==> inputs of job 5012 <==
Design adc_processing, start of the top module:
module adc_processing #(
    parameter int SCALING_FACTOR = 310866,
    parameter int SHIFT_FACTOR   = 19,
    parameter int NEGATIVE_FACTOR = 12
) (
    input  logic        clk,
    input  logic        reset,
    input  logic        ready,
    input  logic [15:0] data,
    output logic [15:0] ave_data,
    output logic [15:0] scaled_adc_data
);
    localparam int SCALING_FACTOR_WIDTH = $clog2(SCALING_FACTOR) + 1;
    localparam int INTERMEDIATE_WIDTH = 16 + SCALING_FACTOR_WIDTH;
    logic [INTERMEDIATE_WIDTH-1:0] scaled_adc_data_temp; 
    logic [15:0] scaled_adc_data_pipe;
    averager #(
        .power(8),  
        .N(16)      
    ) AVERAGER (
        .reset(reset),
        .clk(clk),
        .EN(ready),
        .Din(data),
        .Q(ave_data)
    );
    always_ff @(posedge clk) begin
        if (reset) begin
            scaled_adc_data <= 0;
            scaled_adc_data_temp <= 0;
            scaled_adc_data_pipe <= 0;
        end
        else if (ready) begin
            scaled_adc_data_temp <= ave_data * SCALING_FACTOR;             
            scaled_adc_data_pipe <= scaled_adc_data_temp >> SHIFT_FACTOR;  
            scaled_adc_data      <= scaled_adc_data_pipe - 12;             
        end                                                
    end                                                    
endmodule
clock: 5.93 ns
lec_check: 0
abc_area: 0
cap_margin: 20
cell_pad_in_sites_detail_placement: 1
core_margin: 5
core_utilization: 40
cts_cluster_diameter: 179
gpl_timing_driven: 1
min_routing_layer: met2
slew_margin: 20
tns_end_percent: 30
run.sh (not shown) runs the stock make flow with config.mk's settings and CLKGATE_MAP_FILE=.
==> job 3443: changes against job 5012 <==
- ABC_AREA: 0 -> 1
- CELL_PAD_IN_SITES_DETAIL_PLACEMENT: 1 -> default
- CORE_MARGIN: 5 -> 2
- CORE_UTILIZATION: 40 -> 72
- CTS_CLUSTER_DIAMETER: 179 -> 69
- CTS_CLUSTER_SIZE: default -> 14
- GPL_TIMING_DRIVEN: 1 -> default
- MIN_ROUTING_LAYER: met2 -> default
- PLACE_DENSITY_LB_ADDON: default -> 0.14
- SETUP_SLACK_MARGIN: default -> 1.2
- TNS_END_PERCENT: 30 -> default
==> flow/constraint.sdc (replaced) <==
create_clock -name core_clock -period 4.16 [get_ports {clk}]
set_input_delay 0.8320 -clock core_clock [delete_from_list [all_inputs] [get_ports {clk}]]
set_output_delay 0.8320 -clock core_clock [all_outputs]
set_load 0.01 [all_outputs]
==> job 8976: changes against job 5012 <==
- ABC_AREA: 0 -> default
- CELL_PAD_IN_SITES_DETAIL_PLACEMENT: 1 -> default
- CORE_MARGIN: 5 -> 2
- CORE_UTILIZATION: 40 -> 37
- CTS_CLUSTER_DIAMETER: 179 -> default
- GPL_TIMING_DRIVEN: 1 -> default
- MIN_ROUTING_LAYER: met2 -> default
- PLACE_DENSITY: default -> 0.6
- TNS_END_PERCENT: 30 -> default
==> flow/constraint.sdc (replaced) <==
create_clock -name core_clock -period 6.29 [get_ports {clk}]
set_input_delay 1.2580 -clock core_clock [delete_from_list [all_inputs] [get_ports {clk}]]
set_output_delay 1.2580 -clock core_clock [all_outputs]
set_load 0.01 [all_outputs]
==> job 9773: changes against job 5012 <==
- ABC_AREA: 0 -> default
- CELL_PAD_IN_SITES_DETAIL_PLACEMENT: 1 -> default
- CELL_PAD_IN_SITES_GLOBAL_PLACEMENT: default -> 1
- CORE_ASPECT_RATIO: default -> 1.69
- CORE_MARGIN: 5 -> 2
- CORE_UTILIZATION: 40 -> 50
- CTS_CLUSTER_DIAMETER: 179 -> default
- CTS_CLUSTER_SIZE: default -> 18
- GPL_TIMING_DRIVEN: 1 -> 0
- MAX_ROUTING_LAYER: default -> met4
- MIN_ROUTING_LAYER: met2 -> default
- PLACE_DENSITY_LB_ADDON: default -> 0.08
- TNS_END_PERCENT: 30 -> default
==> flow/constraint.sdc (replaced) <==
create_clock -name core_clock -period 10.0 [get_ports {clk}]
set_input_delay 2.0000 -clock core_clock [delete_from_list [all_inputs] [get_ports {clk}]]
set_output_delay 2.0000 -clock core_clock [all_outputs]
set_load 0.01 [all_outputs]
==> comparison table <==
|  | job 3443 | job 8976 | job 5012 | job 9773 |
|---|---|---|---|---|
| Max-slew headroom | 23.6% | 19.4% | 30.3% | 35.4% |
| Register-to-Register Path Depth | 21 | 18 | 19 | 18 |
| Buffering overhead | 2.47% | 1.22% | 1.66% | 2.54% |
| Number of cell rows | 167 | 234 | 226 | 262 |
| Outcome | complete, but fails checks | timing/DRC/antenna clean | timing/DRC/antenna clean | timing/DRC/antenna clean |
| Reasons for failing layout checks | setup timing | - | - | - |
| Comb power | 29.1 mW | 13.4 mW | 15.9 mW | 9.28 mW |
| Switching part of the total | 31.7% | 28.1% | 29.0% | 29.9% |
| Worst Hold Slack | 0.440 ns | 0.445 ns | 0.449 ns | 0.459 ns |
| Cell depth of the worst setup path | 21 | 18 | 19 | 18 |
| Cells after Synth | 19300 | 14200 | 14200 | 14200 |
| Startpoint of the most critical setup path | AVERAGER.sum[12]$_SDFFE_PP0P_ | AVERAGER.sum[12]$_SDFFE_PP0P_ | AVERAGER.sum[13]$_SDFFE_PP0P_ | AVERAGER.sum[13]$_SDFFE_PP0P_ |
| Worst-skew pair later-pin latency | 0.95 ns | 0.92 ns | 0.96 ns | 0.91 ns |
| Total die size | 0.212 mm² | 0.414 mm² | 0.391 mm² | 0.307 mm² |
| Count of clock buffers in the final design | 359 | 637 | 660 | 548 |
| Final Core Density | 77.5% | 42.0% | 45.3% | 56.3% |
| Metal-1 WL | 129000 µm | 115000 µm | 0 µm | 113000 µm |
| CP bufs+invs | 5 | 2 | 3 | 2 |
| Endpoint of the most critical setup path | scaled_adc_data_temp[33]$_SDFFE_PP0P_ | scaled_adc_data_temp[28]$_SDFFE_PP0P_ | scaled_adc_data_temp[33]$_SDFFE_PP0P_ | scaled_adc_data_temp[28]$_SDFFE_PP0P_ |
| Crit Path Max Fanout | 3 | 5 | 4 | 11 |
| Worst R2R End | scaled_adc_data_temp[33]$_SDFFE_PP0P_ | scaled_adc_data_temp[28]$_SDFFE_PP0P_ | scaled_adc_data_temp[33]$_SDFFE_PP0P_ | scaled_adc_data_temp[28]$_SDFFE_PP0P_ |
| Number of global-route vias before repair | 108000 | 86200 | 142000 | 98100 |
| Arrival time reported for the critical path endpoint | 5.69 ns | 6.59 ns | 6.51 ns | 7.49 ns |
| Clk cell area share | 5.69% | 8.44% | 8.42% | 7.57% |
| Fin cells | 21400 | 19700 | 19300 | 18900 |
| Core region area | 0.207 mm² | 0.407 mm² | 0.378 mm² | 0.301 mm² |
| Area of placed instances | 0.151 mm² | 0.156 mm² | 0.157 mm² | 0.157 mm² |
No activity file was given, so power comes from the tool's default toggle rates.
